==> flow/design.v <==
module  CONV(
	input				clk,
	input				rst_n,
	input 				mode,
	input       		in_valid,
	output reg			out_valid,
	output 		[13:0] 	AWADDR,
	output		 [7:0] 	AWLEN,
	output 				AWVALID,
	input 				AWREADY,
	output reg  [31:0]	WDATA,
	output 				WVALID,
	input 				WREADY,
	output 		[13:0] 	ARADDR,
	output 		 [7:0] 	ARLEN,
	output 				ARVALID,
	input 				ARREADY,
	input		[31:0] 	RDATA,
	input 				RVALID,
	output reg			RREADY
);
localparam WEIGHT1 	= 20'hABC2E;
localparam WEIGHT2 	= 20'hB52E2;
localparam WEIGHT3 	= 20'hAF5C4;
localparam WEIGHT4 	= 20'hE5518;
localparam WEIGHT5 	= 20'h71650;
localparam WEIGHT6 	= 20'hA938B;
localparam WEIGHT7 	= 20'h5251F;
localparam WEIGHT8 	= 20'h7DFC0;
localparam WEIGHT9 	= 20'hEB885;
localparam BIAS 	= 16'h1310;
localparam IDLE 	= 4'd0;
localparam CONV_K1 	= 4'd1;
localparam CONV_K2 	= 4'd2;
localparam CONV_K3 	= 4'd3;
localparam CONV_K4 	= 4'd4;
localparam CONV_K5 	= 4'd5;
localparam CONV_K6 	= 4'd6;
localparam CONV_K7 	= 4'd7;
localparam CONV_K8 	= 4'd8;
localparam CONV_K9 	= 4'd9;
localparam RELU 	= 4'd10;
localparam MUL 		= 4'd11;
localparam READ 	= 4'd12;
localparam WRITE_L0 = 4'd13;
localparam POOL 	= 4'd14;
localparam WRITE_L1 = 4'd15;
reg  		 [3:0] 	state_r, state_w, state_tmp;
reg  		 [5:0]	cnt_x, cnt_y;
reg					mode_;
wire 			 	is_up, is_down, is_left, is_right;
wire 				skip_mul;
wire 		[11:0] 	P1, P2, P3, P4, P5, P6, P7, P8, P9;
wire 		[15:0]  data_in;
wire 		[19:0] 	weight;
reg  signed	[35:0] 	product;
reg 				mul_fin;
reg  signed [36:0]	conv_result;
wire 		[31:0]	relu_result;
reg 		[31:0] 	max_pool_result;
wire 				update_mp_result;
assign is_up 	= (cnt_y == 6'd0  || (cnt_y == 6'd1  && mode_));
assign is_down 	= (cnt_y == 6'd63 || (cnt_y == 6'd62 && mode_));
assign is_left 	= (cnt_x == 6'd0  || (cnt_x == 6'd1  && mode_));
assign is_right = (cnt_x == 6'd63 || (cnt_x == 6'd62 && mode_));
assign skip_mul   = (state_tmp == CONV_K1 && (is_up || is_left)) 	||
					(state_tmp == CONV_K2 && (is_up))				||
					(state_tmp == CONV_K3 && (is_up || is_right)) 	||
					(state_tmp == CONV_K4 && (is_left))				||
					(state_tmp == CONV_K6 && (is_right)) 			||
					(state_tmp == CONV_K7 && (is_down || is_left)) 	||
					(state_tmp == CONV_K8 && (is_down)) 			||
					(state_tmp == CONV_K9 && (is_down || is_right));
assign P1 = (mode_ == 1'b0) ? {cnt_y, cnt_x} - 7'd65 : {cnt_y, cnt_x} - 8'd130;
assign P2 = (mode_ == 1'b0) ? {cnt_y, cnt_x} - 7'd64 : {cnt_y, cnt_x} - 8'd128;
assign P3 = (mode_ == 1'b0) ? {cnt_y, cnt_x} - 6'd63 : {cnt_y, cnt_x} - 7'd126;
assign P4 = (mode_ == 1'b0) ? {cnt_y, cnt_x} - 1'd1  : {cnt_y, cnt_x} - 2'd2  ;
assign P5 = (mode_ == 1'b0) ? {cnt_y, cnt_x}		 : {cnt_y, cnt_x}         ;
assign P6 = (mode_ == 1'b0) ? {cnt_y, cnt_x} + 1'd1	 : {cnt_y, cnt_x} + 2'd2  ;
assign P7 = (mode_ == 1'b0) ? {cnt_y, cnt_x} + 6'd63 : {cnt_y, cnt_x} + 7'd126;
assign P8 = (mode_ == 1'b0) ? {cnt_y, cnt_x} + 7'd64 : {cnt_y, cnt_x} + 8'd128;
assign P9 = (mode_ == 1'b0) ? {cnt_y, cnt_x} + 7'd65 : {cnt_y, cnt_x} + 8'd130;
assign data_in = RDATA[31:16];
assign weight = (state_tmp == CONV_K1) ? WEIGHT1 :
				(state_tmp == CONV_K2) ? WEIGHT2 :
				(state_tmp == CONV_K3) ? WEIGHT3 :
				(state_tmp == CONV_K4) ? WEIGHT4 :
				(state_tmp == CONV_K5) ? WEIGHT5 :
				(state_tmp == CONV_K6) ? WEIGHT6 :
				(state_tmp == CONV_K7) ? WEIGHT7 :
				(state_tmp == CONV_K8) ? WEIGHT8 :
				(state_tmp == CONV_K9) ? WEIGHT9 : 20'd0;
assign ARADDR = (state_tmp == CONV_K1) ? P1 :
				(state_tmp == CONV_K2) ? P2 :
				(state_tmp == CONV_K3) ? P3 :
				(state_tmp == CONV_K4) ? P4 :
				(state_tmp == CONV_K5) ? P5 :
				(state_tmp == CONV_K6) ? P6 :
				(state_tmp == CONV_K7) ? P7 :
				(state_tmp == CONV_K8) ? P8 :
				(state_tmp == CONV_K9) ? P9 : 14'd0;
assign ARLEN = 8'd0;
assign ARVALID = (state_r == READ) && (~skip_mul) && (state_tmp != RELU);
assign AWADDR = (state_r == POOL) ? {4'b1000, cnt_y[5:1], cnt_x[5:1]} : {1'b1, cnt_y, cnt_x};
assign AWLEN = 8'd0;
assign AWVALID = (state_r == RELU || state_r == POOL);
assign WVALID = (state_r == WRITE_L0 || state_r == WRITE_L1);
assign relu_result = (conv_result[36]) ? 32'd0 : conv_result[31:0];
assign update_mp_result = ((WDATA > max_pool_result) && WVALID);
always @(*) begin
	case(state_r)
		IDLE: 		state_w = (in_valid) ? READ : IDLE;
		READ: 		state_w = (ARREADY && ~skip_mul) ? state_tmp : READ;
		CONV_K1: 	state_w = (skip_mul) ? READ : ((RVALID) ? MUL : CONV_K1); 
		CONV_K2: 	state_w = (skip_mul) ? READ : ((RVALID) ? MUL : CONV_K2);
		CONV_K3: 	state_w = (skip_mul) ? READ : ((RVALID) ? MUL : CONV_K3);
		CONV_K4: 	state_w = (skip_mul) ? READ : ((RVALID) ? MUL : CONV_K4);
		CONV_K5: 	state_w = (skip_mul) ? READ : ((RVALID) ? MUL : CONV_K5);
		CONV_K6: 	state_w = (skip_mul) ? READ : ((RVALID) ? MUL : CONV_K6);
		CONV_K7: 	state_w = (skip_mul) ? READ : ((RVALID) ? MUL : CONV_K7);
		CONV_K8: 	state_w = (skip_mul) ? READ : ((RVALID) ? MUL : CONV_K8);
		CONV_K9: 	state_w = (skip_mul) ? RELU : ((RVALID) ? MUL : CONV_K9);
		MUL: 		state_w = (state_tmp == CONV_K9) ? RELU : READ;
		RELU: 		state_w = (AWREADY) ? WRITE_L0 : RELU;
		WRITE_L0: 	state_w = (WREADY) ? ((cnt_x[0] && cnt_y[0]) ? POOL : READ) : WRITE_L0;
		POOL: 		state_w = (AWREADY) ? WRITE_L1 : POOL;
		WRITE_L1: 	state_w = (WREADY) ? ((cnt_x[5:1] == 5'd31 && cnt_y[5:1] == 5'd31) ? IDLE : READ) : WRITE_L1;
	endcase
end
always @(posedge clk or negedge rst_n) begin
	if (!rst_n)	state_r <= IDLE;
	else 		state_r <= state_w;
end
always @(posedge clk or negedge rst_n) begin
	if (!rst_n)								state_tmp <= CONV_K1;
	else if (state_r == RELU)				state_tmp <= CONV_K1;
	else if (state_r == MUL) 				state_tmp <= state_tmp + 4'd1;
	else if (state_r == READ && skip_mul) 	state_tmp <= state_tmp + 4'd1;
end
always @(posedge clk or negedge rst_n) begin
	if (!rst_n)	begin
		cnt_x <= 6'd0;
		cnt_y <= 6'd0;
	end
	else if (state_r == WRITE_L0 && WREADY) begin
		cnt_x <= {cnt_x[5:1], cnt_x[0] + 1'd1};
		cnt_y <= (cnt_x[0]) ? {cnt_y[5:1], cnt_y[0] + 1'd1} : cnt_y;
	end
	else if (state_r == WRITE_L1 && WREADY) begin
		cnt_x <= {cnt_x[5:1] + 5'd1, cnt_x[0]};
		cnt_y <= (cnt_x[5:1] == 5'd31) ? {cnt_y[5:1] + 1'd1, cnt_y[0]} : cnt_y;
	end
end
always @(posedge clk or negedge rst_n) begin
	if (!rst_n)			RREADY <= 1'b0;
	else if (ARVALID)	RREADY <= 1'b1;
	else if (RVALID) 	RREADY <= 1'b0;
end
always @(posedge clk or negedge rst_n) begin
	if (!rst_n)					product <= 36'd0;
	else if (state_w == MUL)	product <= $signed(data_in) * $signed(weight);
end
always @(posedge clk or negedge rst_n) begin
	if (!rst_n)					mul_fin <= 1'b0;
	else if (state_w == MUL) 	mul_fin <= 1'b1;
	else 						mul_fin <= 1'b0;
end
always @(posedge clk or negedge rst_n) begin
	if (!rst_n)					conv_result <= BIAS;
	else if (WVALID && WREADY) 	conv_result <= BIAS;
	else if (mul_fin) 			conv_result <= conv_result + product;
end
always @(posedge clk or negedge rst_n) begin
	if (!rst_n)								max_pool_result <= 32'd0;
	else if (state_r == WRITE_L1 && WREADY) max_pool_result <= 32'd0;
	else if (update_mp_result) 				max_pool_result <= WDATA;
end
always @(posedge clk or negedge rst_n) begin
	if (!rst_n)						WDATA <= 32'd0;
	else if (state_w == WRITE_L0)	WDATA <= relu_result;
	else if (state_w == WRITE_L1)	WDATA <= max_pool_result;
	else 							WDATA <= WDATA;
end
always @(posedge clk or negedge rst_n) begin
	if (!rst_n)							out_valid <= 1'b0;
	else if (WREADY && state_w == IDLE) out_valid <= 1'b1;
	else 								out_valid <= 1'b0;
end
always @(posedge clk or negedge rst_n) begin
	if (!rst_n)			mode_ <= 1'b0;
	else if (in_valid) 	mode_ <= mode;
	else 				mode_ <= mode_;
end
endmodule
==> flow/constraint.sdc <==
create_clock -name core_clock -period 5.32 [get_ports {clk}]
set_input_delay 1.0640 -clock core_clock [delete_from_list [all_inputs] [get_ports {clk}]]
set_output_delay 1.0640 -clock core_clock [all_outputs]
set_load 0.01 [all_outputs]
==> flow/config.mk <==
export PLATFORM = sky130hd
export DESIGN_NAME = CONV
export DESIGN_NICKNAME = CONV
export VERILOG_FILES = /design/flow/design.v
export SDC_FILE = /design/flow/constraint.sdc
export NUM_CORES = 4
export LEC_CHECK = 0
export ABC_AREA = 1
export CAP_MARGIN = 20
export CORE_MARGIN = 2
export CORE_UTILIZATION = 72
export CTS_CLUSTER_SIZE = 10
export SLEW_MARGIN = 20
==> flow/run.sh <==
#!/bin/bash
# the make line also repeats each setting of config.mk as NAME=value (left out here)
make -C /OpenROAD-flow-scripts/flow DESIGN_CONFIG=/design/flow/config.mk WORK_HOME=/design/flow/orfs CLKGATE_MAP_FILE= finish
==> changes_impl.md, run 1 <==
## Implementation

- Status: did not finish
- Fail Step: 5_1_grt
- Tool error: [ERROR GRT-0116] Global routing finished with congestion. Check the congestion regions in the DRC Viewer.
- Gr usage total: 0.8574
- Area share, top type: 0.2573
- Share of async-settable or async-resettable flops after synthesis: 1.000
- Fp_density: 0.7364
- Placed cell area: 29,160 um^2
- Yosys Instances: 3,429
- Yosys chip area: 24,820 um^2
- Final HPWL DP: 70.72 mm
- Seq share, synth: 0.1626
- Total CTS buffers: 17
- Synth mux share: 0
- Die area: 35,970 um^2
- Main logic family: adder cells
- Die width: 189.7 um
- Netlist Area Pre-Place: 24,820 um^2
- Basic Gates by Area: 0.2200
- XOR/XNOR Fraction of Synth Area: 0.02435
- Unique masters post-synth: 53
- Yosys aoi share: 0.1110
- Setup WS pre-CTS: -2.089 ns
- Max Root-Sink Buffers: 2
- H-Tree Depth: 4
- Adder Share, Synth: 0.3476
- Post-synthesis cell count: 3,429
- Die H: 189.7 um
- Synth top cell by count: nand2_1
- Mean Syn Cell Area: 7.237 um^2
- # hold bufs at CTS: 0
- Num Clock Sinks: 161
- Rows: 67
- Ports: 121
- Clock root cell: clkbuf_16
- Post-synth area hogs: fa_1, dfrtp_1, nand2_1
- Synth top cells by count: nand2_1, inv_1, nor2_1
- Final GP Congestion: 1.087
- IO buf count: 86
- Grt total ovfl: 213
- Count of library flops with an enable pin: 0
- Ys flops: 161
- Largest area contributor in the netlist: fa_1
- Core area: 33,700 um^2
- Dominant flop cell: dfrtp_1
- Yosys warning count: 1
per-layer routing:
metal	GRT overflow	GRT usage
met5	3	0.5151
met4	92	0.8599
met1	8	0.8577
met3	12	0.7528
met2	98	0.9707
stage by stage:
| stage | hold slack (ns) | cells |
|---|---|---|
| floorplan | 0.4483 | 3446 |
| global placement | 0.4663 | 4204 |
| detailed placement | 0.4698 | 4204 |
| CTS | 0.4906 | 4290 |
what timing repair did:
action / 4_1_cts
gates resized: 308
setup endpoints to repair: 30
cloned: 3
buffers inserted: 54
pin swaps: 182
==> run 2: changes to the inputs <==
- ABC_AREA: 1 -> not set
- CORE_UTILIZATION: 72 -> 71
- CTS_CLUSTER_SIZE: 10 -> not set
- PLACE_DENSITY_LB_ADDON: not set -> 0.06
- SETUP_SLACK_MARGIN: not set -> 1.98
- clock period: 5.32 -> 6.74 ns (I/O delays scaled with it)
==> changes_impl.md, run 2 <==
## Implementation

- Main logic family: adder cells
- Core area: 33,530 um^2 (-0.50%)
- Count of library flops with an enable pin: 0 (unchanged)
- Adder Share, Synth: 0.3569 (+0.009321)
- Die H: 188.5 um (-0.61%)
- Seq share, synth: 0.1670 (+0.004360)
- Yosys aoi share: 0.1533 (+0.04232)
- Ys flops: 161 (unchanged)
- Yosys chip area: 24,170 um^2 (-2.6%)
- Die width: 188.5 um (-0.61%)
- Area share, top type: 0.2642 (+0.006901)
- Largest area contributor in the netlist: fa_1
- Rows: 67 (unchanged)
- Status: did not finish
- Yosys Instances: 2,882 (-16%)
- Synth mux share: 0.01424 (+0.01424)
- Grt total ovfl: 214
- Fail Step: 5_1_grt
- Final GP Congestion: 1.012 (-6.9%)
- Share of async-settable or async-resettable flops after synthesis: 1.000 (unchanged)
- Clock root cell: clkbuf_16
- Setup WS pre-CTS: -1.151 ns (+0.9386 ns)
- Final HPWL DP: 60.94 mm (-14%)
- H-Tree Depth: 4 (unchanged)
- Tool error: [ERROR GRT-0232] Routing congestion too high. Check the congestion heatmap in the GUI.
- Die area: 35,530 um^2 (-1.2%)
- Yosys warning count: 1 (unchanged)
- Total CTS buffers: 17 (unchanged)
- Synth top cell by count: inv_1
- XOR/XNOR Fraction of Synth Area: 0.03551 (+0.01116)
- Synth top cells by count: inv_1, fa_1, nand2_1
- Mean Syn Cell Area: 8.386 um^2 (+16%)
- Ports: 121 (unchanged)
- # hold bufs at CTS: 0 (unchanged)
- Netlist Area Pre-Place: 24,170 um^2 (-2.6%)
- Num Clock Sinks: 161 (unchanged)
- Gr usage total: 0.8420
- Post-synth area hogs: fa_1, dfrtp_1, ha_1
- Max Root-Sink Buffers: 2 (unchanged)
- Fp_density: 0.7207 (-0.01565)
- Dominant flop cell: dfrtp_1
- Basic Gates by Area: 0.1677 (-0.05229)
- IO buf count: 86 (unchanged)
- Post-synthesis cell count: 2,882 (-16%)
- Unique masters post-synth: 80 (+51%)
## run 2: layer usage
metal	GRT overflow	track usage
met1	2	0.8255
met2	100	0.9658
met3	6	0.7351
met4	106	0.8651
met5	0	0.5027
## run 2: what timing repair did
action | CTS
setup buffers | 66
gates cloned | 3
endpoints found under the hold margin | 0
resized | 266
setup endpoints to repair | 38
pin swaps | 189
## run 2: through the flow
stage	instances	hold WS [ns]	area (um^2)	TNS [ns]
2_1_floorplan	2899	0.4563	25100	-1.735
3_3_place_gp	3575	0.4616	28090	-15.20
3_5_place_dp	3576	0.4737	28100	-19.42
4_1_cts	3677	0.5152	30100	-4.586
==> run 3: changes to the inputs <==
- CAP_MARGIN: 20 -> 30
- CORE_UTILIZATION: 71 -> 64
- PLACE_DENSITY: not set -> 0.67
- PLACE_DENSITY_LB_ADDON: 0.06 -> not set
- SETUP_SLACK_MARGIN: 1.98 -> not set
- clock period: 6.74 -> 4.33 ns (I/O delays scaled with it)
==> changes_impl.md, run 3 <==
### Implementation results

- Status: complete, but fails checks
- SO Viols: negative setup slack
- Yosys chip area: 24,170 um^2 (unchanged)
- CTS tree: built
- Antenna Nets Post-Route: 0
- Final HPWL DP: 57.67 mm (-5.4%)
- Total CTS buffers: 17 (unchanged)
- Critical path launch point: state_tmp[0]
- Mean Syn Cell Area: 8.386 um^2 (unchanged)
- Final setup violation count: 31
- Setup TNS: -75.40 ns
- Max Root-Sink Buffers: 2 (unchanged)
- Netlist Area Pre-Place: 24,170 um^2 (unchanged)
- Critical path class: reg -> reg
- Seq share, synth: 0.1670 (unchanged)
- Final hold vios: 0
- Die area: 39,330 um^2 (+11%)
- First-pass GRT wire length: 123.5 mm
- Grt total ovfl: 0
- Antenna diodes: 0
- Most used routing layer: met2
- MI comb area: 19,340 um^2
- Largest area contributor in the netlist: fa_1
- Synth mux share: 0.01424 (unchanged)
- WL/cell: 21.36 um
- Most frequent CP cell: fa_1
- WP depth: 27
- XOR/XNOR Fraction of Synth Area: 0.03551 (unchanged)
- Share of async-settable or async-resettable flops after synthesis: 1.000 (unchanged)
- Count of library flops with an enable pin: 0 (unchanged)
- Met1 Usage GRT: 0.4949
- Ys flops: 161 (unchanged)
- Routed vias/inst: 6.102
- Fp_density: 0.6462 (-0.07453)
- Vias in the first global route: 23,647
- Tightest Pin Transition: 0.8889 ns
- Placed cell count: 3,664 (+2.5%)
- Slowest stage cell, crit path: dfstp_2
- Worst setup path end: product[28]
- M3 GR Usage: 0.07103
- Fin crit period: 7.305 ns
- Core area: 37,400 um^2 (+12%)
- IO buf count: 86 (unchanged)
- CTS clk-pin slew, worst paths: 0.07 ns
- Critical path data arrival time: 7.63 ns
- Non-Filler Instances: 3,785
- Worst Setup Start Kind: register
- R2R depth: 27
- CP endpoint kind: register
- FF/Latch Area: 4036 um^2
- Synth top cell by count: inv_1
- Rows: 71 (+6.0%)
- Total of max-cap violations: 0
- Tool warnings: 61
- Final GP Congestion: 1.017 (+0.56%)
- # hold bufs at CTS: 0 (unchanged)
- Area Growth Syn to Fin: 28.30%
- Die width: 198.3 um (+5.2%)
- Dominant flop cell: dfrtp_1
- Fin worst setup slack: -2.975 ns
- Crit-path max FO: 5
- Adder Share, Synth: 0.3569 (unchanged)
- Initial antenna violation count: 1
- Grt met2 use: 0.6751
- Remaining DRCs: 0
- Routed WL: 80.86 mm
- Basic Gates by Area: 0.1677 (unchanged)
- Slew HR: 0.4029
- Critical path's top delay family: adder cells
- Yosys aoi share: 0.1533 (unchanged)
- Nets: 3,799
- Main logic family: adder cells
- H-Tree Depth: 4 (unchanged)
- WP buf/inv: 8
- Die H: 198.3 um (+5.2%)
- Largest net degree at the start of global routing: 99
- Clock root cell: clkbuf_16
- WP data required: 4.66 ns
- Unrepaired setup endpoints after global routing: yes
- Num Clock Sinks: 161 (unchanged)
- Fin crit share: 1.687
- DR pass1 iterations: 8
- CP peak stage delay: 0.61 ns
- Yosys warning count: 1 (unchanged)
- Yosys Instances: 2,882 (unchanged)
- Fillcell total: 2,168
- Post-synthesis cell count: 2,882 (unchanged)
- R2R Path Start: state_tmp[0]
- Vias after detailed routing: 23,096
- Setup WS pre-CTS: -3.026 ns (-1.875 ns)
- Unique masters post-synth: 80 (unchanged)
- Ports: 121 (unchanged)
- Area share, top type: 0.2642 (unchanged)
- First DRT Iteration DRCs: 1,907
- Peak Freq: 0.1369 GHz
- R2r endpoint: product[28]
- Clock latency (worst-skew pair): 0.45 ns
- Clock Skew: 0.01109 ns
- Worst min path class: in -> async
- Synth top cells by count: inv_1, fa_1, nand2_1
- R2R setup slack: -2.97 ns
- Gr usage total: 0.4029
- Final Max Tran Viols: 0
- Post-synth area hogs: fa_1, dfrtp_1, ha_1
==> run 3: layer usage <==
layer | routed length, um | vias to the layer above | share of wire
met5 | 12 | - | 0.00015
met4 | 5120 | 2 | 0.063
met3 | 6939 | 390 | 0.086
met2 | 38990 | 1332 | 0.48
met1 | 29800 | 11279 | 0.37
li1 | - | 10093 | -
==> run 3: stage by stage <==
stage | cell area (um^2) | hold WS [ns] | util
finish | 31010 | 0.3355 | 0.8291
global route | 31010 | 0.3713 | 0.8291
CTS | 30300 | 0.5098 | 0.8101
detailed placement | 28460 | 0.4858 | 0.7609
global placement | 28440 | 0.4651 | 0.7605
floorplan | 25090 | 0.4563 | -
==> run 3: cell type report <==
type	instances	area share
Clock buffer	18	0.01416
Clock inverter	14	0.004640
Inverter	479	0.05843
Multi-Input combinational cell	2099	0.6237
Sequential cell	161	0.1302
Tap cell	511	0.02062
Timing Repair Buffer	503	0.1483
==> run 3: timing repair <==
action | 4_1_cts | 5_1_grt
cloned | 2 | 0
resized | 224 | 133
buffers inserted | 53 | 37
pin swaps | 161 | 160
setup endpoints to repair | 37 | 38
==> run 4: changes to the inputs <==
- ABC_AREA: not set -> 0
- CAP_MARGIN: 30 -> 20
- CELL_PAD_IN_SITES_DETAIL_PLACEMENT: not set -> 0
- CORE_ASPECT_RATIO: not set -> 0.9
- CORE_UTILIZATION: 64 -> 72
- CTS_CLUSTER_DIAMETER: not set -> 99
- GPL_ROUTABILITY_DRIVEN: not set -> 1
- SETUP_SLACK_MARGIN: not set -> -0.47
- clock period: 4.33 -> 6.57 ns (I/O delays scaled with it)
==> changes_impl.md, run 4 <==
## Implementation

- Status: did not finish
- Fail Step: 5_1_grt
- Main logic family: adder cells
- Total CTS buffers: 17 (unchanged)
- Count of library flops with an enable pin: 0 (unchanged)
- Synth top cell by count: inv_1
- XOR/XNOR Fraction of Synth Area: 0.03551 (unchanged)
- Final GP Congestion: 1.007 (-0.96%)
- Yosys aoi share: 0.1533 (unchanged)
- Clock root cell: clkbuf_16
- Num Clock Sinks: 161 (unchanged)
- # hold bufs at CTS: 0 (unchanged)
- Fp_density: 0.7317 (+0.08554)
- Placed cell area: 27,540 um^2 (-3.2%)
- Largest area contributor in the netlist: fa_1
- Die H: 177.8 um (-10%)
- Synth mux share: 0.01424 (unchanged)
- Ys flops: 161 (unchanged)
- Dominant flop cell: dfrtp_1
- Ports: 121 (unchanged)
- Mean Syn Cell Area: 8.386 um^2 (unchanged)
- Rows: 63 (-11%)
- Yosys chip area: 24,170 um^2 (unchanged)
- Basic Gates by Area: 0.1677 (unchanged)
- IO buf count: 86 (unchanged)
- Synth top cells by count: inv_1, fa_1, nand2_1
- Post-synthesis cell count: 2,882 (unchanged)
- Die area: 35,050 um^2 (-11%)
- Netlist Area Pre-Place: 24,170 um^2 (unchanged)
- Post-synth area hogs: fa_1, dfrtp_1, ha_1
- Max Root-Sink Buffers: 2 (unchanged)
- Die width: 197.1 um (-0.61%)
- Area share, top type: 0.2642 (unchanged)
- Yosys warning count: 1 (unchanged)
- Final HPWL DP: 57.95 mm (+0.49%)
- Share of async-settable or async-resettable flops after synthesis: 1.000 (unchanged)
- Adder Share, Synth: 0.3569 (unchanged)
- Unique masters post-synth: 80 (unchanged)
- H-Tree Depth: 4 (unchanged)
- Seq share, synth: 0.1670 (unchanged)
- Core area: 33,030 um^2 (-12%)
- Yosys Instances: 2,882 (unchanged)
-- run 4: what timing repair did --
action,in CTS
resized,83
cloned,4
setup buffers,29
endpoints found under the setup margin,22
pin swaps,50
-- run 4: per-stage QoR --
step                      worst slack [ns]  setup TNS [ns]  instances
after detailed placement            -1.235          -24.04       3538
after CTS                          -0.6592          -11.23       3597
after floorplan                    -0.4883          -4.756       2899
after global placement              -1.089          -20.49       3538
==> run 5: changes to the inputs <==
- ABC_AREA: 0 -> 1
- CAP_MARGIN: 20 -> 40
- CELL_PAD_IN_SITES_DETAIL_PLACEMENT: 0 -> not set
- CORE_ASPECT_RATIO: 0.9 -> 0.5
- CORE_UTILIZATION: 72 -> 69
- CTS_CLUSTER_DIAMETER: 99 -> 325
- CTS_CLUSTER_SIZE: not set -> 93
- GPL_ROUTABILITY_DRIVEN: 1 -> not set
- PLACE_DENSITY: 0.67 -> 0.36
- SETUP_SLACK_MARGIN: -0.47 -> -0.46
- TNS_END_PERCENT: not set -> 5
- clock period: 6.57 -> 4.6 ns (I/O delays scaled with it)
==> changes_impl.md, run 5 <==
### Implementation results

- Area share, top type: 0.2573 (-0.006901)
- Crit-path max FO: 5
- Critical path data arrival time: 7.96 ns
- Core area: 35,680 um^2 (+8.0%)
- Nets: 4,354
- Die H: 138.1 um (-22%)
- SO Viols: negative setup slack
- Seq share, synth: 0.1626 (-0.004360)
- WL/cell: 21.72 um
- R2R setup slack: -2.98 ns
- Worst setup path end: product[34]
- Hold_ws: 0.3242 ns
- Peak Freq: 0.1320 GHz
- Setup WS pre-CTS: -2.790 ns (-1.555 ns)
- Count of library flops with an enable pin: 0 (unchanged)
- R2R depth: 34
- Final setup violation count: 36
- Largest area contributor in the netlist: fa_1
- Routed vias/inst: 6.242
- CP peak stage delay: 0.81 ns
- Routed WL: 93.77 mm
- Slew HR: 0.4125
- Adder Share, Synth: 0.3476 (-0.009321)
- Final GP Congestion: 1.058 (+5.0%)
- Main logic family: adder cells
- Tool warnings: 61
- Placed cell area: 28,930 um^2 (+5.1%)
- Initial antenna violation count: 7
- Final hold vios: 0
- Rows: 49 (-22%)
- Post-synthesis cell count: 3,429 (+19%)
- Grt total ovfl: 0
- Basic Gates by Area: 0.2200 (+0.05229)
- WP buf/inv: 10
- R2r endpoint: product[34]
- Area Growth Syn to Fin: 23.06%
- Fp_density: 0.6955 (-0.03626)
- Final HPWL DP: 67.21 mm (+16%)
- First-pass GRT wire length: 134.0 mm
- DR pass1 iterations: 11
- Critical path launch point: state_tmp[0]
- Critical path's top delay family: adder cells
- Largest net degree at the start of global routing: 93
- First DRT Iteration DRCs: 4,108
- Clock Skew: 0.02506 ns
- CTS clk-pin slew, worst paths: 0.08 ns
- Vias after detailed routing: 26,941
- Clock root cell: clkbuf_16
- Ys flops: 161 (unchanged)
- CP endpoint kind: register
- R2R Path Start: state_tmp[0]
- Synth mux share: 0 (-0.01424)
- Gr usage total: 0.4545
- WP depth: 34
- Mean Syn Cell Area: 7.237 um^2 (-14%)
- Netlist Area Pre-Place: 24,820 um^2 (+2.7%)
- Final Max Tran Viols: 0
- Die width: 272.2 um (+38%)
- Critical path class: reg -> reg
- H-Tree Depth: 4 (unchanged)
- Num Clock Sinks: 161 (unchanged)
- Max Root-Sink Buffers: 2 (unchanged)
- Dominant flop cell: dfrtp_1
- Status: complete, but fails checks
- Fin worst setup slack: -2.976 ns
- Post-synth area hogs: fa_1, dfrtp_1, nand2_1
- Yosys warning count: 1 (unchanged)
- Yosys aoi share: 0.1110 (-0.04232)
- Ports: 121 (unchanged)
- Clock latency (worst-skew pair): 0.45 ns
- CTS tree: built
- Fin crit share: 1.647
- XOR/XNOR Fraction of Synth Area: 0.02435 (-0.01116)
- Tightest Pin Transition: 0.8780 ns
- Unrepaired setup endpoints after global routing: yes
- Yosys chip area: 24,820 um^2 (+2.7%)
- Synth top cells by count: nand2_1, inv_1, nor2_1
- WP data required: 4.98 ns
- Vias in the first global route: 25,840
- Synth top cell by count: nand2_1
- Antenna Nets Post-Route: 0
- Slowest stage cell, crit path: fa_1
- IO buf count: 86 (unchanged)
- Worst min path class: in -> async
- Die area: 37,590 um^2 (+7.2%)
- Total of max-cap violations: 0
- Worst Setup Start Kind: register
- Total CTS buffers: 17 (unchanged)
- Post-route cell area: 30,540 um^2
- Yosys Instances: 3,429 (+19%)
- Unique masters post-synth: 53 (-34%)
- Share of async-settable or async-resettable flops after synthesis: 1.000 (unchanged)
- Remaining DRCs: 0
- Fin crit period: 7.576 ns
run 5: layer usage:
metal  track usage  routed length [um]
met4        0.2123                7000
met3        0.1303               14610
met5             0                  98
met1        0.5949               32890
met2        0.7040               39170
run 5: cell type report:
cell class | count | area (um^2)
well taps | 484 | 605.6
fillers | 1987 | 5142
clock inverters | 15 | 180.2
inverters | 733 | 2793
clock buffers | 17 | 425.4
diodes | 3 | 7.507
repair buffers | 466 | 3986
flip-flops and latches | 161 | 4035
multi-input cells | 2437 | 18510
run 5: through the flow:
| step | TNS [ns] | cells | util |
|---|---|---|---|
| 2_1_floorplan | -45.62 | 3446 | - |
| 3_3_place_gp | -63.68 | 4245 | 0.8104 |
| 3_5_place_dp | -69.33 | 4246 | 0.8108 |
| 4_1_cts | -64.37 | 4291 | 0.8384 |
| 5_1_grt | -82.40 | 4313 | 0.8557 |
| 6_report | -77.62 | 4316 | 0.8559 |
run 5: repair_timing:
item / 4_1_cts / 5_1_grt
hold buffers: 0 / 0
setup buffers: 14 / 21
pin swaps: 35 / 74
gates resized: 74 / 117
endpoints found under the setup margin: 31 / 31
==> run 6: changes to the inputs <==
- ABC_AREA: 1 -> not set
- CAP_MARGIN: 40 -> 20
- CORE_UTILIZATION: 69 -> 72
- CTS_CLUSTER_DIAMETER: 325 -> 307
- CTS_CLUSTER_SIZE: 93 -> 98
- PLACE_DENSITY: 0.36 -> not set
- PLACE_DENSITY_LB_ADDON: not set -> 0.29
- SETUP_SLACK_MARGIN: -0.46 -> 0.9
- TNS_END_PERCENT: 5 -> 10
- clock period: 4.6 -> 7.37 ns (I/O delays scaled with it)
==> changes_impl.md, run 6 <==
### Implementation results

- Status: complete, but fails checks
- SO Viols: negative setup slack
- Gr usage total: 0.4678 (+0.01335)
- Fin crit period: 8.450 ns (+0.8734 ns)
- Nets: 3,664 (-16%)
- Basic Gates by Area: 0.1677 (-0.05229)
- Setup TNS: -18.09 ns (+59.53 ns)
- Unrepaired setup endpoints after global routing: yes
- XOR/XNOR Fraction of Synth Area: 0.03551 (+0.01116)
- Die width: 263.1 um (-3.3%)
- Ports: 121 (unchanged)
- Final setup violation count: 25 (-31%)
- WP depth: 27 (-21%)
- Critical path launch point: state_tmp[0]
- Post-route cell area: 28,800 um^2 (-5.7%)
- Area share, top type: 0.2642 (+0.006901)
- Peak Freq: 0.1183 GHz (-10%)
- Largest net degree at the start of global routing: 89 (-4.3%)
- Initial antenna violation count: 4 (-3)
- Worst Setup Start Kind: register
- Tightest Pin Transition: 1.061 ns (+0.1827 ns)
- Yosys warning count: 1 (unchanged)
- M1 WL: 30.29 mm (-7.9%)
- Main logic family: adder cells
- Core area: 33,050 um^2 (-7.4%)
- CTS tree: built
- Placed cell area: 27,080 um^2 (-6.4%)
- WL/cell: 25.75 um (+19%)
- Critical path class: reg -> reg
- IO buf count: 86 (unchanged)
- DR top layer: met5
- Slew HR: 0.2928 (-0.1196)
- Slowest stage cell, crit path: a222oi_1
- FF/Latch Area: 4040 um^2 (+0.12%)
- Vias after detailed routing: 24,650 (-8.5%)
- Mean Syn Cell Area: 8.386 um^2 (+16%)
- R2R setup slack: -1.08 ns (+1.90 ns)
- Fillcell total: 1,558 (-22%)
- Remaining DRCs: 0 (unchanged)
- CP peak stage delay: 0.88 ns (+0.07 ns)
- Seq share, synth: 0.1670 (+0.004360)
- Hold_ws: 0.4958 ns (+0.1716 ns)
- CTS clk-pin slew, worst paths: 0.07 ns (about the same)
- Fp_density: 0.7313 (+0.03579)
- Total CTS buffers: 17 (unchanged)
- Final core occ: 0.8713 (+0.01540)
- Dominant flop cell: dfrtp_1
- Fin crit share: 1.147 (-0.5005)
- Share of async-settable or async-resettable flops after synthesis: 1.000 (unchanged)
- Total of max-cap violations: 0 (unchanged)
- Yosys aoi share: 0.1533 (+0.04232)
- Largest area contributor in the netlist: fa_1
- Max Root-Sink Buffers: 2 (unchanged)
- Worst setup path end: product[34]
- CP endpoint kind: register
- Final GP Congestion: 1.052 (-0.54%)
- Hold path endpoint: RREADY
- Critical hold path startpoint: RREADY
- Antenna Nets Post-Route: 0 (unchanged)
- Area Growth Syn to Fin: 19.14%
- Yosys chip area: 24,170 um^2 (-2.6%)
- R2R Path Start: state_tmp[0]
- Final HPWL DP: 56.68 mm (-16%)
- DR pass1 iterations: 9 (-2)
- Post-synth area hogs: fa_1, dfrtp_1, ha_1
- WP buf/inv: 7 (-3)
- Met3 wire length: 14.90 mm (+2.0%)
- MI comb area: 18,520 um^2 (about the same)
- Count of library flops with an enable pin: 0 (unchanged)
- Clock Skew: 0.01337 ns (-0.01169 ns)
- Die H: 133.6 um (-3.3%)
- Crit-path max FO: 6 (+1)
- Clock root cell: clkbuf_16
- Netlist Area Pre-Place: 24,170 um^2 (-2.6%)
- Final Max Tran Viols: 0 (unchanged)
- Rows: 47 (-4.1%)
- Synth top cell by count: inv_1
- Final hold vios: 0 (unchanged)
- Routed WL: 92.24 mm (-1.6%)
- First-pass GRT wire length: 128.0 mm (-4.4%)
- Routed vias/inst: 6.882 (+10%)
- Ys flops: 161 (unchanged)
- Synth top cells by count: inv_1, fa_1, nand2_1
- R2r endpoint: product[34]
- Yosys Instances: 2,882 (-16%)
- Adder Share, Synth: 0.3569 (+0.009321)
- Post-synthesis cell count: 2,882 (-16%)
- Clock latency (worst-skew pair): 0.45 ns (about the same)
- Unique masters post-synth: 80 (+51%)
- Grt total ovfl: 0 (unchanged)
- Worst min path class: reg -> reg
- Met2 wire length: 38.47 mm (-1.8%)
- Critical path's top delay family: adder cells
- First DRT Iteration DRCs: 4,228 (+2.9%)
- Fin worst setup slack: -1.080 ns (+1.897 ns)
- Vias in the first global route: 24,061 (-6.9%)
- Critical path data arrival time: 8.78 ns (+0.82 ns)
- WP data required: 7.70 ns (+2.72 ns)
- Tool warnings: 59 (-3.3%)
- R2R depth: 27 (-21%)
- Hold path cells: 1
- Num Clock Sinks: 161 (unchanged)
- Synth mux share: 0.01424 (+0.01424)
- Die area: 35,140 um^2 (-6.5%)
- H-Tree Depth: 4 (unchanged)
==> run 6: stage by stage <==
stage	setup slack [ns]	std cells
finish	-1.080	3582
global route	-1.070	3581
global placement	-0.3576	3486
detailed placement	-0.5724	3486
CTS	0.1472	3568
floorplan	0.3190	2899
==> run 6: routing by layer <==
metal	GRT usage	up-vias
met5	0	-
met4	0.2622	10
met3	0.1384	843
met2	0.7306	2465
met1	0.5909	11522
li1	-	9810
==> run 6: final cells by class <==
type / count / area share
diodes: 2 / 0.0001738
repair buffers: 369 / 0.1137
inverters: 479 / 0.06266
flip-flops and latches: 161 / 0.1403
clock inverters: 12 / 0.005084
well taps: 441 / 0.01916
clock buffers: 20 / 0.01586
multi-input cells: 2098 / 0.6430
==> run 6: repair_timing <==
item                                    4_1_cts  5_1_grt
cloned                                        1        0
pin swaps                                    55       83
hold buffers                                  0        0
gates resized                                65       98
endpoints found under the setup margin       26       27
buffers inserted                             49       12
==> run 7: changes to the inputs <==
- ABC_AREA: not set -> 1
- CORE_ASPECT_RATIO: 0.5 -> not set
- CTS_CLUSTER_DIAMETER: 307 -> not set
- CTS_CLUSTER_SIZE: 98 -> not set
- PLACE_DENSITY: not set -> 0.41
- PLACE_DENSITY_LB_ADDON: 0.29 -> not set
- SETUP_SLACK_MARGIN: 0.9 -> not set
- TNS_END_PERCENT: 10 -> 20
- clock period: 7.37 -> 3.67 ns (I/O delays scaled with it)
==> changes_impl.md, run 7 <==
## Implementation

- Status: did not finish
- Fail Step: 5_1_grt
- Tool error: [ERROR GRT-0116] Global routing finished with congestion. Check the congestion regions in the DRC Viewer.
- Share of async-settable or async-resettable flops after synthesis: 1.000 (unchanged)
- Area share, top type: 0.2573 (-0.006901)
- Yosys aoi share: 0.1110 (-0.04232)
- Final HPWL DP: 69.14 mm (+22%)
- Placed cell area: 28,920 um^2 (+6.8%)
- Yosys Instances: 3,429 (+19%)
- Die area: 35,970 um^2 (+2.4%)
- Seq share, synth: 0.1626 (-0.004360)
- Max Root-Sink Buffers: 2 (unchanged)
- Num Clock Sinks: 161 (unchanged)
- Final GP Congestion: 1.150 (+9.4%)
- Post-synth area hogs: fa_1, dfrtp_1, nand2_1
- XOR/XNOR Fraction of Synth Area: 0.02435 (-0.01116)
- Placed cell count: 4,210 (+21%)
- Die H: 189.7 um (+42%)
- Netlist Area Pre-Place: 24,820 um^2 (+2.7%)
- Synth top cell by count: nand2_1
- Die width: 189.7 um (-28%)
- Core area: 33,700 um^2 (+2.0%)
- Yosys warning count: 1 (unchanged)
- Fp_density: 0.7364 (+0.005114)
- Gr usage total: 0.6941
- Setup WS pre-CTS: -3.577 ns (-3.005 ns)
- Yosys chip area: 24,820 um^2 (+2.7%)
- H-Tree Depth: 4 (unchanged)
- Basic Gates by Area: 0.2200 (+0.05229)
- Post-synthesis cell count: 3,429 (+19%)
- Synth mux share: 0 (-0.01424)
- Main logic family: adder cells
- Count of library flops with an enable pin: 0 (unchanged)
- Total CTS buffers: 17 (unchanged)
- Rows: 67 (+43%)
- Mean Syn Cell Area: 7.237 um^2 (-14%)
- Adder Share, Synth: 0.3476 (-0.009321)
- Dominant flop cell: dfrtp_1
- Ys flops: 161 (unchanged)
- Ports: 121 (unchanged)
- Clock root cell: clkbuf_16
- IO buf count: 86 (unchanged)
- Synth top cells by count: nand2_1, inv_1, nor2_1
- Unique masters post-synth: 53 (-34%)
- Grt total ovfl: 10
- Largest area contributor in the netlist: fa_1
## run 7: layer usage
layer  overflow  global-route usage
met2          6              0.8981
met3          0              0.4853
met1          0              0.7252
met5          0              0.1168
met4          4              0.6506
## run 7: repair_timing
item                                    in CTS
gates resized                              200
hold buffers                                 0
buffers inserted                            22
endpoints found under the setup margin      46
gates cloned                                 1
pin swaps                                   73
## run 7: through the flow
step                setup TNS [ns]  hold slack, ns
floorplan                   -74.07          0.4384
global placement            -89.64          0.4660
CTS                         -88.03          0.2973
detailed placement          -96.44          0.4702
==> run 8: changes to the inputs <==
- CTS_CLUSTER_SIZE: not set -> 96
- PLACE_DENSITY: 0.41 -> not set
- TNS_END_PERCENT: 20 -> 5
- clock period: 3.67 -> 3.63 ns (I/O delays scaled with it)
==> changes_impl.md, run 8 <==
## Implementation

- Status: did not finish
- Fail Step: 5_1_grt
- Tool error: [ERROR GRT-0116] Global routing finished with congestion. Check the congestion regions in the DRC Viewer.
- Core area: 33,700 um^2 (unchanged)
- Netlist Area Pre-Place: 24,820 um^2 (unchanged)
- Area share, top type: 0.2573 (unchanged)
- Num Clock Sinks: 161 (unchanged)
- Adder Share, Synth: 0.3476 (unchanged)
- Ports: 121 (unchanged)
- Synth top cells by count: nand2_1, inv_1, nor2_1
- Die H: 189.7 um (unchanged)
- Basic Gates by Area: 0.2200 (unchanged)
- Main logic family: adder cells
- Seq share, synth: 0.1626 (unchanged)
- Synth top cell by count: nand2_1
- Gr usage total: 0.7204
- Yosys chip area: 24,820 um^2 (unchanged)
- Die area: 35,970 um^2 (unchanged)
- Ys flops: 161 (unchanged)
- Max Root-Sink Buffers: 2 (unchanged)
- Die width: 189.7 um (unchanged)
- Yosys warning count: 1 (unchanged)
- H-Tree Depth: 4 (unchanged)
- Grt total ovfl: 6
- Fp_density: 0.7364 (unchanged)
- Dominant flop cell: dfrtp_1
- Final GP Congestion: 1.056 (-8.2%)
- Mean Syn Cell Area: 7.237 um^2 (unchanged)
- Yosys Instances: 3,429 (unchanged)
- Share of async-settable or async-resettable flops after synthesis: 1.000 (unchanged)
- Rows: 67 (unchanged)
- Synth mux share: 0 (unchanged)
- Largest area contributor in the netlist: fa_1
- Final HPWL DP: 69.17 mm (about the same)
- Unique masters post-synth: 53 (unchanged)
- Post-synthesis cell count: 3,429 (unchanged)
- # hold bufs at CTS: 0 (unchanged)
- Clock root cell: clkbuf_16
- Placed cell area: 28,970 um^2 (+0.18%)
- Total CTS buffers: 17 (unchanged)
- IO buf count: 86 (unchanged)
- Post-synth area hogs: fa_1, dfrtp_1, nand2_1
- Yosys aoi share: 0.1110 (unchanged)
- Count of library flops with an enable pin: 0 (unchanged)
- XOR/XNOR Fraction of Synth Area: 0.02435 (unchanged)
[run 8: timing repair]
action,CTS
resized,240
setup endpoints to repair,46
buffers inserted,50
cloned,2
pin swaps,152
[run 8: metrics by stage]
step	instances	setup TNS, ns	hold slack, ns	setup slack (ns)
after floorplan	3446	-75.87	0.4304	-2.770
after global placement	4220	-91.66	0.4659	-3.362
after detailed placement	4220	-98.84	0.4777	-3.639
after CTS	4304	-92.29	0.2676	-3.245
[run 8: metal layers]
| metal | GRT overflow | GRT usage |
|---|---|---|
| met1 | 0 | 0.7341 |
| met2 | 2 | 0.9177 |
| met3 | 0 | 0.5215 |
| met4 | 4 | 0.6941 |
| met5 | 0 | 0.2486 |
==> run 9: changes to the inputs <==
- ABC_AREA: 1 -> not set
- CORE_UTILIZATION: 72 -> 42
- CTS_CLUSTER_DIAMETER: not set -> 59
- CTS_CLUSTER_SIZE: 96 -> not set
- GPL_TIMING_DRIVEN: not set -> 1
- MAX_ROUTING_LAYER: not set -> met5
- PLACE_DENSITY: not set -> 0.36
- SETUP_SLACK_MARGIN: not set -> 0.64
- SLEW_MARGIN: 20 -> 40
- TNS_END_PERCENT: 5 -> 90
- clock period: 3.63 -> 6.8 ns (I/O delays scaled with it)
==> changes_impl.md, run 9 <==
### Implementation results

- Post-synthesis cell count: 2,882 (-16%)
- Netlist Area Pre-Place: 24,170 um^2 (-2.6%)
- Seq share, synth: 0.1670 (+0.004360)
- Synth top cells by count: inv_1, fa_1, nand2_1
- Critical path class: reg -> reg
- Unrepaired setup endpoints after global routing: yes
- Clock Skew: 0.009801 ns
- SO Viols: negative setup slack
- Tightest Pin Transition: 0.7762 ns
- Crit-path max FO: 7
- Fin crit share: 1.065
- Ports: 121 (unchanged)
- DR pass1 iterations: 5
- Critical path's top delay family: adder cells
- WL/cell: 18.77 um
- Clock root cell: clkbuf_16
- Hold path endpoint: product[5]
- Unique masters post-synth: 80 (+51%)
- R2R depth: 30
- Final Max Tran Viols: 0
- Count of library flops with an enable pin: 0 (unchanged)
- Adder Share, Synth: 0.3569 (+0.009321)
- Setup WS pre-CTS: -0.9626 ns (+2.676 ns)
- Routed WL: 74.54 mm
- Yosys chip area: 24,170 um^2 (-2.6%)
- Yosys aoi share: 0.1533 (+0.04232)
- Critical path launch point: state_tmp[0]
- Num Clock Sinks: 161 (unchanged)
- # hold bufs at CTS: 0 (unchanged)
- Final GP Congestion: 0.9097 (-14%)
- Nets: 3,741
- Yosys warning count: 1 (unchanged)
- Core area: 56,600 um^2 (+68%)
- Area share, top type: 0.2642 (+0.006901)
- Placed cell count: 3,880 (-8.1%)
- Peak Freq: 0.1381 GHz
- Worst Setup Start Kind: register
- Worst setup path end: product[24]
- Final hold vios: 0
- CTS tree: built
- WP depth: 30
- R2r endpoint: product[24]
- Status: complete, but fails checks
- WP data required: 7.13 ns
- XOR/XNOR Fraction of Synth Area: 0.03551 (+0.01116)
- Tool warnings: 61
- Main logic family: adder cells
- Initial antenna violation count: 1
- Worst min path class: reg -> reg
- Final HPWL DP: 59.37 mm (-14%)
- CTS clk-pin slew, worst paths: 0.07 ns
- CP endpoint kind: register
- Final core occ: 0.5373
- R2R setup slack: -0.44 ns
- Final setup violation count: 20
- Remaining DRCs: 0
- Vias in the first global route: 21,922
- Mean Syn Cell Area: 8.386 um^2 (+16%)
- CP peak stage delay: 0.63 ns
- Die area: 59,480 um^2 (+65%)
- Grt total ovfl: 0
- Clock latency (worst-skew pair): 0.44 ns
- Critical hold path startpoint: product[5]
- Max Root-Sink Buffers: 2 (unchanged)
- Area Growth Syn to Fin: 25.85%
- Post-synth area hogs: fa_1, dfrtp_1, ha_1
- First DRT Iteration DRCs: 1,370
- Die H: 243.9 um (+29%)
- Antenna diodes: 0
- Fin crit period: 7.243 ns
- Slew HR: 0.4692
- Synth mux share: 0.01424 (+0.01424)
- Vias after detailed routing: 20,951
- Ys flops: 161 (unchanged)
- IO buf count: 86 (unchanged)
- H-Tree Depth: 4 (unchanged)
- Gr usage total: 0.2577
- Non-Filler Instances: 3,972
- Routed vias/inst: 5.275
- Largest net degree at the start of global routing: 75
- Synth top cell by count: inv_1
- Rows: 87 (+30%)
- Share of async-settable or async-resettable flops after synthesis: 1.000 (unchanged)
- Total of max-cap violations: 0
- Largest area contributor in the netlist: fa_1
- WP buf/inv: 9
- Hold path cells: 2
- Fin worst setup slack: -0.4430 ns
- Yosys Instances: 2,882 (-16%)
- Fp_density: 0.4270 (-0.3094)
- Critical path data arrival time: 7.57 ns
- Dominant flop cell: dfrtp_1
- Total CTS buffers: 17 (unchanged)
- Die width: 243.9 um (+29%)
- Slowest stage cell, crit path: dfstp_2
- First-pass GRT wire length: 122.3 mm
- Antenna Nets Post-Route: 0
- R2R Path Start: state_tmp[0]
- Basic Gates by Area: 0.1677 (-0.05229)
run 9: what timing repair did:
item                                    4_1_cts  5_1_grt
cloned                                        2        1
resized                                     145       50
endpoints found under the setup margin       26       27
pin swaps                                   142       61
setup buffers                                49        8
run 9: routing by layer:
metal	up-vias	share of wire	routed length, um	GRT usage
met5	-	0	0	0
met4	0	0.011	847	0.03748
met3	50	0.038	2851	0.02357
met2	439	0.49	36160	0.4413
met1	10497	0.47	34680	0.3617
li1	9965	-	-	-
run 9: area by class of cell:
class	instances	area [um^2]
Timing Repair Buffer	446	4172
Inverter	479	1810
Multi-Input combinational cell	2098	18870
Tap cell	756	945.9
Sequential cell	161	4038
Clock buffer	18	439.2
Fill cell	5325	26190
Clock inverter	14	137.6
run 9: metrics by stage:
step,cell area (um^2),hold WS [ns],TNS (ns)
after floorplan,25170,0.4563,-0.6043
after global placement,28610,0.4668,-15.11
after detailed placement,28610,0.4859,-16.36
after CTS,30180,0.5050,-5.145
after global routing,30420,0.5255,-10.79
final,30420,0.4959,-5.653
==> run 10: changes to the inputs <==
- ABC_AREA: not set -> 0
- CELL_PAD_IN_SITES_DETAIL_PLACEMENT: not set -> 0
- CORE_UTILIZATION: 42 -> 72
- CTS_CLUSTER_DIAMETER: 59 -> 99
- GPL_ROUTABILITY_DRIVEN: not set -> 1
- GPL_TIMING_DRIVEN: 1 -> not set
- MAX_ROUTING_LAYER: met5 -> not set
- PLACE_DENSITY: 0.36 -> not set
- SETUP_SLACK_MARGIN: 0.64 -> not set
- SLEW_MARGIN: 40 -> 20
- TNS_END_PERCENT: 90 -> not set
==> changes_impl.md, run 10 <==
## Implementation

- Status: did not finish
- Fail Step: 5_1_grt
- Tool error: [ERROR GRT-0232] Routing congestion too high. Check the congestion heatmap in the GUI.
- Die area: 35,050 um^2 (-41%)
- Rows: 67 (-23%)
- Clock root cell: clkbuf_16
- Die width: 187.2 um (-23%)
- Max Root-Sink Buffers: 2 (unchanged)
- Yosys aoi share: 0.1533 (unchanged)
- Ys flops: 161 (unchanged)
- Adder Share, Synth: 0.3569 (unchanged)
- Synth top cells by count: inv_1, fa_1, nand2_1
- Post-synthesis cell count: 2,882 (unchanged)
- Netlist Area Pre-Place: 24,170 um^2 (unchanged)
- Total CTS buffers: 17 (unchanged)
- Unique masters post-synth: 80 (unchanged)
- Die H: 187.2 um (-23%)
- Core area: 33,280 um^2 (-41%)
- XOR/XNOR Fraction of Synth Area: 0.03551 (unchanged)
- Basic Gates by Area: 0.1677 (unchanged)
- Synth mux share: 0.01424 (unchanged)
- IO buf count: 86 (unchanged)
- Setup WS pre-CTS: -1.064 ns (-0.1018 ns)
- Final GP Congestion: 0.9756 (+7.2%)
- Num Clock Sinks: 161 (unchanged)
- Yosys warning count: 1 (unchanged)
- Gr usage total: 0.7892
- Area share, top type: 0.2642 (unchanged)
- H-Tree Depth: 4 (unchanged)
- Post-synth area hogs: fa_1, dfrtp_1, ha_1
- Final HPWL DP: 61.42 mm (+3.4%)
- Mean Syn Cell Area: 8.386 um^2 (unchanged)
- Share of async-settable or async-resettable flops after synthesis: 1.000 (unchanged)
- Yosys Instances: 2,882 (unchanged)
- Grt total ovfl: 56
- Fp_density: 0.7262 (+0.2992)
- Yosys chip area: 24,170 um^2 (unchanged)
- Count of library flops with an enable pin: 0 (unchanged)
- Seq share, synth: 0.1670 (unchanged)
- Dominant flop cell: dfrtp_1
- Largest area contributor in the netlist: fa_1
- Synth top cell by count: inv_1
- Ports: 121 (unchanged)
- Main logic family: adder cells
- Placed cell area: 27,890 um^2 (-2.5%)
-- run 10: layer usage --
| layer | GRT overflow | GRT usage |
|---|---|---|
| met5 | 0 | 0.4190 |
| met3 | 1 | 0.6805 |
| met1 | 2 | 0.7764 |
| met2 | 31 | 0.9335 |
| met4 | 22 | 0.7711 |
-- run 10: repair_timing --
item	CTS
gates resized	94
buffers inserted	22
setup endpoints to repair	24
hold buffers	0
pin swaps	42
hold endpoints to repair	0
-- run 10: metrics by stage --
step	hold WS [ns]	cells
after global placement	0.4631	3576
after detailed placement	0.4777	3576
after CTS	0.4925	3630
after floorplan	0.4563	2899
==> run 11: changes to the inputs <==
- ABC_AREA: 0 -> not set
- CELL_PAD_IN_SITES_DETAIL_PLACEMENT: 0 -> not set
- CORE_UTILIZATION: 72 -> 69
- CTS_CLUSTER_DIAMETER: 99 -> not set
- CTS_CLUSTER_SIZE: not set -> 93
- GPL_ROUTABILITY_DRIVEN: 1 -> not set
- PLACE_DENSITY: not set -> 0.36
- clock period: 6.8 -> 7.02 ns (I/O delays scaled with it)
==> changes_impl.md, run 11 <==
### Implementation results

- Status: complete, but fails checks
- SO Viols: negative setup slack
- Final hold vios: 0
- Yosys chip area: 24,170 um^2 (unchanged)
- Worst min path class: reg -> reg
- CTS clk-pin slew, worst paths: 0.08 ns
- Critical path data arrival time: 8.27 ns
- CP peak stage delay: 0.60 ns
- Die width: 191.2 um (+2.1%)
- Area share, top type: 0.2642 (unchanged)
- DR pass1 iterations: 10
- Seq share, synth: 0.1670 (unchanged)
- Fin crit share: 1.129
- R2R depth: 28
- Hold_ws: 0.4905 ns
- FF/Latch Area: 4038 um^2
- Tool warnings: 61
- MI comb area: 18,780 um^2
- Routed WL: 92.29 mm
- WP buf/inv: 9
- Antenna diodes: 0
- Total of max-cap violations: 0
- Ports: 121 (unchanged)
- Nets: 3,718
- Die area: 36,540 um^2 (+4.3%)
- Fillcell total: 1,706
- Share of async-settable or async-resettable flops after synthesis: 1.000 (unchanged)
- Clock latency (worst-skew pair): 0.46 ns
- Yosys aoi share: 0.1533 (unchanged)
- Clock Skew: 0.02024 ns
- Unrepaired setup endpoints after global routing: yes
- Placed cell area: 27,660 um^2 (-0.83%)
- Yosys Instances: 2,882 (unchanged)
- Yosys warning count: 1 (unchanged)
- Synth top cells by count: inv_1, fa_1, nand2_1
- Fp_density: 0.6997 (-0.02654)
- Num Clock Sinks: 161 (unchanged)
- Crit-path max FO: 6
- First-pass GRT wire length: 127.6 mm
- Adder Share, Synth: 0.3569 (unchanged)
- Dominant flop cell: dfrtp_1
- Critical path launch point: state_tmp[0]
- Fin worst setup slack: -0.9023 ns
- Post-route cell area: 29,590 um^2
- Final GP Congestion: 1.001 (+2.6%)
- CP endpoint kind: register
- Clock root cell: clkbuf_16
- Post-synthesis cell count: 2,882 (unchanged)
- Core area: 34,540 um^2 (+3.8%)
- Worst Setup Start Kind: register
- Slowest stage cell, crit path: dfstp_2
- Critical path's top delay family: adder cells
- Final setup violation count: 24
- H-Tree Depth: 4 (unchanged)
- Synth mux share: 0.01424 (unchanged)
- Basic Gates by Area: 0.1677 (unchanged)
- XOR/XNOR Fraction of Synth Area: 0.03551 (unchanged)
- Largest area contributor in the netlist: fa_1
- Antenna Nets Post-Route: 0
- Grt total ovfl: 0
- Die H: 191.2 um (+2.1%)
- WP data required: 7.37 ns
- Vias after detailed routing: 24,638
- Max Root-Sink Buffers: 2 (unchanged)
- Fin crit period: 7.922 ns
- R2R setup slack: -0.90 ns
- Main logic family: adder cells
- Ys flops: 161 (unchanged)
- Unique masters post-synth: 80 (unchanged)
- Peak Freq: 0.1262 GHz
- Worst setup path end: product[35]
- Tightest Pin Transition: 1.074 ns
- WP depth: 28
- Gr usage total: 0.4510
- Critical path class: reg -> reg
- Count of library flops with an enable pin: 0 (unchanged)
- R2R Path Start: state_tmp[0]
- Hold path cells: 1
- IO buf count: 86 (unchanged)
- Largest net degree at the start of global routing: 93
- CTS tree: built
- Remaining DRCs: 0
- Initial antenna violation count: 0
- First DRT Iteration DRCs: 3,272
- Final Max Tran Viols: 0
- Netlist Area Pre-Place: 24,170 um^2 (unchanged)
- Synth top cell by count: inv_1
- # hold bufs at CTS: 0 (unchanged)
- Post-synth area hogs: fa_1, dfrtp_1, ha_1
- Vias in the first global route: 24,334
- WL/cell: 25.31 um
- Total CTS buffers: 17 (unchanged)
- R2r endpoint: product[35]
- Critical hold path startpoint: RREADY
- Final HPWL DP: 56.54 mm (-7.9%)
- Rows: 68 (+1.5%)
- Hold path endpoint: RREADY
- Slew HR: 0.2795
- Area Growth Syn to Fin: 22.45%
- Mean Syn Cell Area: 8.386 um^2 (unchanged)
- Most frequent CP cell: fa_1
- Routed vias/inst: 6.756
run 11: per-layer routing:
| metal | wire [um] | track usage |
|---|---|---|
| met1 | 30850 | 0.5345 |
| met2 | 40420 | 0.7455 |
| met3 | 11460 | 0.09345 |
| met4 | 9500 | 0.2976 |
| met5 | 59 | 0 |
run 11: area by class of cell:
class	count	share of cell area
inverter	479	0.06113
clock buffer	17	0.01437
multi-input combinational	2098	0.6347
clock inverter	14	0.005665
sequential	161	0.1364
tap	455	0.01924
timing repair buffer	423	0.1284
run 11: metrics by stage:
step | instances | setup WS, ns | setup TNS, ns | util
after floorplan | 2899 | -0.03078 | -0.03078 | -
after global placement | 3566 | -0.7442 | -12.17 | 0.8007
after detailed placement | 3566 | -0.8783 | -15.24 | 0.8007
after CTS | 3637 | -0.05583 | -0.1542 | 0.8447
after global routing | 3647 | -1.035 | -13.68 | 0.8567
final | 3647 | -0.9023 | -11.51 | 0.8567
run 11: repair_timing:
item,in CTS,in global routing
cloned,2,0
pin swaps,139,56
endpoints found under the setup margin,21,24
buffers inserted,38,10
resized,162,79
==> run 12: changes to the inputs <==
- ABC_AREA: not set -> 1
- CAP_MARGIN: 20 -> 15
- CELL_PAD_IN_SITES_DETAIL_PLACEMENT: not set -> 1
- CORE_ASPECT_RATIO: not set -> 0.52
- CORE_UTILIZATION: 69 -> 26
- CTS_CLUSTER_DIAMETER: not set -> 335
- CTS_CLUSTER_SIZE: 93 -> not set
- GPL_ROUTABILITY_DRIVEN: not set -> 1
- MAX_ROUTING_LAYER: not set -> met4
- MIN_ROUTING_LAYER: not set -> met2
- PLACE_DENSITY: 0.36 -> not set
- PLACE_DENSITY_LB_ADDON: not set -> 0.15
- SETUP_SLACK_MARGIN: not set -> 2.28
- SLEW_MARGIN: 20 -> 25
- TNS_END_PERCENT: not set -> 40
- clock period: 7.02 -> 12.4 ns (I/O delays scaled with it)
==> changes_impl.md, run 12 <==
### Implementation results

- Nets: 4,018 (+8.1%)
- Antenna Nets Post-Route: 0 (unchanged)
- Status: finished clean
- Fp_density: 0.2633 (-0.4364)
- R2r endpoint: product[33]
- Yosys warning count: 1 (unchanged)
- Dominant flop cell: dfrtp_1
- WP buf/inv: 7 (-2)
- Initial antenna violation count: 13 (+13)
- Ports: 121 (unchanged)
- Hold path cells: 2 (+1)
- Grt total ovfl: 0 (unchanged)
- Share of async-settable or async-resettable flops after synthesis: 1.000 (unchanged)
- Die H: 226.8 um (+19%)
- FF/Latch Area: 4035 um^2 (about the same)
- Clock Skew: 0.03699 ns (+0.01675 ns)
- Max Root-Sink Buffers: 3 (+1)
- First DRT Iteration DRCs: 4,416 (+35%)
- Setup TNS: 0 ns (+11.51 ns)
- Yosys Instances: 3,429 (+19%)
- Placed cell count: 4,692 (+32%)
- Critical hold path startpoint: conv_result[35]
- Synth top cell by count: nand2_1
- Slowest stage cell, crit path: nor2_1
- Total CTS buffers: 25 (+8)
- Final setup violation count: 0 (-100%)
- CP peak stage delay: 1.00 ns (+0.40 ns)
- Final Max Tran Viols: 0 (unchanged)
- Rows: 81 (+19%)
- WP depth: 25 (-11%)
- Largest area contributor in the netlist: fa_1
- Vias after detailed routing: 32,279 (+31%)
- Post-synth area hogs: fa_1, dfrtp_1, nand2_1
- CTS tree: built
- Yosys chip area: 24,820 um^2 (+2.7%)
- Basic Gates by Area: 0.2200 (+0.05229)
- Fillcell total: 11,644 (+580%)
- R2R Path Start: state_tmp[0]
- Adder Share, Synth: 0.3476 (-0.009321)
- Vias in the first global route: 38,154 (+57%)
- Final hold vios: 0 (unchanged)
- Critical path class: in -> reg
- Slew HR: 0.2217 (-0.05780)
- MI comb area: 17,600 um^2 (-6.3%)
- Area Growth Syn to Fin: 12.69%
- CP endpoint kind: register
- IO buf count: 86 (unchanged)
- Tightest Pin Transition: 1.163 ns (+0.08960 ns)
- WL/cell: 23.97 um (-5.3%)
- Synth top cells by count: nand2_1, inv_1, nor2_1
- # hold bufs at CTS: 0 (unchanged)
- Gr usage total: 0.3848 (-0.06623)
- Count of library flops with an enable pin: 0 (unchanged)
- Routed WL: 114.6 mm (+24%)
- Critical path's top delay family: adder cells
- Placed cell area: 26,960 um^2 (-2.5%)
- Peak Freq: 0.1003 GHz
- Worst Setup Start Kind: input pin
- DR pass1 iterations: 10 (unchanged)
- Clock root cell: clkbuf_16
- Yosys aoi share: 0.1110 (-0.04232)
- Critical path launch point: RDATA[20]
- Crit-path max FO: 13 (+7)
- Mean Syn Cell Area: 7.237 um^2 (-14%)
- Hold path endpoint: conv_result[35]
- Unique masters post-synth: 53 (-34%)
- Ys flops: 161 (unchanged)
- Clock latency (worst-skew pair): 0.54 ns (+0.08 ns)
- Critical path data arrival time: 10.44 ns (+2.17 ns)
- Netlist Area Pre-Place: 24,820 um^2 (+2.7%)
- Post-synthesis cell count: 3,429 (+19%)
- Unrepaired setup endpoints after global routing: no
- Total of max-cap violations: 0 (unchanged)
- Final HPWL DP: 82.55 mm (+46%)
- H-Tree Depth: 4 (unchanged)
- R2R setup slack: 2.60 ns (+3.50 ns)
- Fin crit period: 9.974 ns
- Post-route cell area: 27,960 um^2 (-5.5%)
- R2R depth: 33 (+18%)
- Core area: 94,250 um^2 (+170%)
- Seq share, synth: 0.1626 (-0.004360)
- Routed vias/inst: 6.753 (about the same)
- Non-Filler Instances: 4,780 (+31%)
- Synth mux share: 0 (-0.01424)
- Die area: 98,070 um^2 (+170%)
- XOR/XNOR Fraction of Synth Area: 0.02435 (-0.01116)
- Num Clock Sinks: 161 (unchanged)
- Worst min path class: reg -> reg
- Final GP Congestion: 1.094 (+9.3%)
- WP data required: 12.86 ns (+5.49 ns)
- First-pass GRT wire length: 171.6 mm (+35%)
- Fin crit share: 0.8043 (-0.3242)
- Main logic family: adder cells
- Remaining DRCs: 0 (unchanged)
- Tool warnings: 56 (-8.2%)
- Die width: 432.4 um (+130%)
- CTS clk-pin slew, worst paths: 0.06 ns (-0.02 ns)
- Worst setup path end: product[27]
- Largest net degree at the start of global routing: 69 (-26%)
- Area share, top type: 0.2573 (-0.006901)
[run 12: cell type report]
type	count	share of cell area
repair buffers	122	0.04098
multi-input cells	2437	0.6292
clock buffers	31	0.02497
diodes	49	0.004385
inverters	733	0.09919
well taps	1245	0.05570
clock inverters	2	0.001253
flip-flops and latches	161	0.1443
[run 12: layer usage]
metal,part of all wire,GRT usage,vias up
li1,-,-,10544
met1,0,-,11427
met2,0.42,0.3682,9586
met3,0.51,0.5944,722
met4,0.064,0.06215,0
met5,0,-,-
[run 12: metrics by stage]
step                setup WS [ns]  hold WS (ns)  utilization
floorplan                   3.851        0.4483            -
global placement            2.253        0.4745       0.2860
detailed placement          2.227        0.4732       0.2860
CTS                         2.729        0.4907       0.2938
global route                2.294        0.5188       0.2965
finish                      2.427        0.4860       0.2967
[run 12: repair_timing]
| item | CTS | global route |
|---|---|---|
| resized | 0 | 24 |
| setup endpoints to repair | 0 | 21 |
| buffers inserted | 0 | 5 |
